## pwm_hw
module pwm_hw(
input clk,      			 
input reset,  			     
input red,                   
input green,                 
input blue,                  
output [19:0] Red_High_HW,   
output [19:0] Red_Low_HW,    
output [19:0] Green_High_HW, 
output [19:0] Green_Low_HW,  
output [19:0] Blue_High_HW,  
output [19:0] Blue_Low_HW    
             );
clock: 2.07 ns
lec_check: 0
cap_margin: 30
cell_pad_in_sites_detail_placement: 2
core_margin: 2
core_utilization: 46
cts_cluster_size: 34
gpl_routability_driven: 0
max_routing_layer: met5
place_density: 0.6
slew_margin: 20
run.sh (not shown) runs the stock make flow with config.mk's settings and CLKGATE_MAP_FILE=.
The first run died in clock tree synthesis (4_1_cts).
Next try:
CAP_MARGIN = 20   (was 30)
CELL_PAD_IN_SITES_DETAIL_PLACEMENT = default   (was 2)
CORE_UTILIZATION = 72   (was 46)
CTS_CLUSTER_SIZE = default   (was 34)
GPL_ROUTABILITY_DRIVEN = default   (was 0)
MAX_ROUTING_LAYER = default   (was met5)
SETUP_SLACK_MARGIN = 0.45   (was default)
clock period = 1.55 ns   (was 2.07 ns; I/O delays follow)
Effect: The new run stopped in clock tree synthesis (4_1_cts); die size went down by a quarter to a third; synthesized cell count is unchanged; area after synthesis stays the same.
Next try:
CORE_UTILIZATION = 64   (was 72)
CTS_CLUSTER_SIZE = 31   (was default)
SETUP_SLACK_MARGIN = 0.31   (was 0.45)
clock period = 0.997 ns   (was 1.55 ns; I/O delays follow)
The changed run failed in clock tree synthesis (4_1_cts) with DPL-0038.
Area after synthesis is unchanged.
Die size went up by roughly a tenth.
Synthesized cell count is unchanged.
Next try:
CORE_UTILIZATION = 40   (was 64)
CTS_CLUSTER_SIZE = 34   (was 31)
MAX_ROUTING_LAYER = met4   (was default)
SETUP_SLACK_MARGIN = default   (was 0.31)
clock period = 2.41 ns   (was 0.997 ns; I/O delays follow)
=>
- With this change the flow ran to the end with no violations
- die area rises by 58%
- synthesized cell count is unchanged
- area after synthesis stays the same
Next try:
CTS_CLUSTER_SIZE = default   (was 34)
MAX_ROUTING_LAYER = default   (was met4)
clock period = 1.79 ns   (was 2.41 ns; I/O delays follow)
Result:
- global-route usage stays flat
- hold slack degrades by 190 ps
- final area rises by 4.5%
- sequential power climbs by 34%
- setup slack is worse by 450 ps
- synthesized area stays the same
Next try:
clock period = 2.0 ns   (was 1.79 ns; I/O delays follow)
=> The changed run completed without violations. Non-clock buffer count drops by 22. Clock skew stays flat. Utilization drops by 1.3 points. Final area drops by 2.4%. Power drops by 13%.

========
pwm_hw again, from the RTL that the note above started with.
Design pwm_hw, start of the top module:
module pwm_hw(
input clk,      			 
input reset,  			     
input red,                   
input green,                 
input blue,                  
output [19:0] Red_High_HW,   
output [19:0] Red_Low_HW,    
output [19:0] Green_High_HW, 
output [19:0] Green_Low_HW,  
output [19:0] Blue_High_HW,  
output [19:0] Blue_Low_HW    
             );
==> flow/config.mk <==
export PLATFORM = sky130hd
export DESIGN_NAME = pwm_hw
export DESIGN_NICKNAME = pwm_hw
export VERILOG_FILES = /design/flow/design.v
export SDC_FILE = /design/flow/constraint.sdc
export NUM_CORES = 4
export LEC_CHECK = 0
export ABC_AREA = 0
export CAP_MARGIN = 20
export CORE_MARGIN = 2
export CORE_UTILIZATION = 72
export CTS_CLUSTER_SIZE = 24
export GPL_ROUTABILITY_DRIVEN = 0
export MAX_ROUTING_LAYER = met4
export PLACE_DENSITY = 0.6
export SLEW_MARGIN = 25
export TNS_END_PERCENT = 85
==> flow/constraint.sdc <==
create_clock -name core_clock -period 1.69 [get_ports {clk}]
set_input_delay 0.3380 -clock core_clock [delete_from_list [all_inputs] [get_ports {clk}]]
set_output_delay 0.3380 -clock core_clock [all_outputs]
set_load 0.01 [all_outputs]
The starting point stopped in clock tree synthesis, error DPL-0033.
Then changed:
- ABC_AREA: 0 -> unset
- CORE_UTILIZATION: 72 -> 33
- CTS_CLUSTER_SIZE: 24 -> unset
- GPL_ROUTABILITY_DRIVEN: 0 -> unset
- MAX_ROUTING_LAYER: met4 -> unset
- SLEW_MARGIN: 25 -> 20
- TNS_END_PERCENT: 85 -> unset
- clock period: 1.69 -> 1.79 ns (I/O delays scaled with it)
=>
- Now the flow completed without violations
- synthesized area stays the same
- die area came out higher by 110%
- synthesized cell count stays the same
Then changed:
- CORE_UTILIZATION: 33 -> 67
- CTS_CLUSTER_SIZE: unset -> 23
- clock period: 1.79 -> 1.53 ns (I/O delays scaled with it)
=> The new run completed and failed the layout checks on setup timing; utilization climbs by 48 points; global-route usage went up by 24 points; via count rose by a quarter to a third; die area is lower by well over a third; sequential power increases by about a fifth; routed wire length came out higher by well over a third; hold slack got worse by 130 ps; count of clock-buffer cells in the layout goes up by 3; final area rose slightly.
Then changed:
- ABC_AREA: unset -> 1
- CELL_PAD_IN_SITES_DETAIL_PLACEMENT: unset -> 2
- CORE_ASPECT_RATIO: unset -> 0.57
- CORE_MARGIN: 2 -> 6
- CORE_UTILIZATION: 67 -> 20
- CTS_CLUSTER_SIZE: 23 -> 32
- GPL_ROUTABILITY_DRIVEN: unset -> 0
- HOLD_SLACK_MARGIN: unset -> 0.27
- MAX_ROUTING_LAYER: unset -> met5
- MIN_ROUTING_LAYER: unset -> met1
- PLACE_DENSITY: 0.6 -> unset
- PLACE_DENSITY_LB_ADDON: unset -> 0.01
- SLEW_MARGIN: 20 -> 0
- TNS_END_PERCENT: unset -> 85
=>
- The changed run went through all stages and came out clean
- clock power is higher by 8.5%
- core utilization is lower by 65 points
- first-iteration DRC count is lower by 57%
- global-route usage is lower by 24 points
- design area is lower by 2.4%
- cell count is higher by 49%
- worst setup slack improved by 410 ps
- die size is higher to 3.5 times its value
Then changed:
- ABC_AREA: 1 -> unset
- CELL_PAD_IN_SITES_DETAIL_PLACEMENT: 2 -> unset
- CORE_ASPECT_RATIO: 0.57 -> unset
- CORE_MARGIN: 6 -> 2
- CORE_UTILIZATION: 20 -> 58
- CTS_CLUSTER_SIZE: 32 -> 40
- GPL_ROUTABILITY_DRIVEN: 0 -> unset
- HOLD_SLACK_MARGIN: 0.27 -> unset
- MAX_ROUTING_LAYER: met5 -> unset
- MIN_ROUTING_LAYER: met1 -> unset
- PLACE_DENSITY_LB_ADDON: 0.01 -> unset
- SLEW_MARGIN: 0 -> 20
- TNS_END_PERCENT: 85 -> unset
- clock period: 1.53 -> 0.992 ns (I/O delays scaled with it)
Result: The changed run did not get past clock tree synthesis; synthesized area went up by about 2.3%; die area went down by about 70%; synthesized cell count went down by 23%.
Power figures rest on the tool's default switching activity, not on a simulated workload.
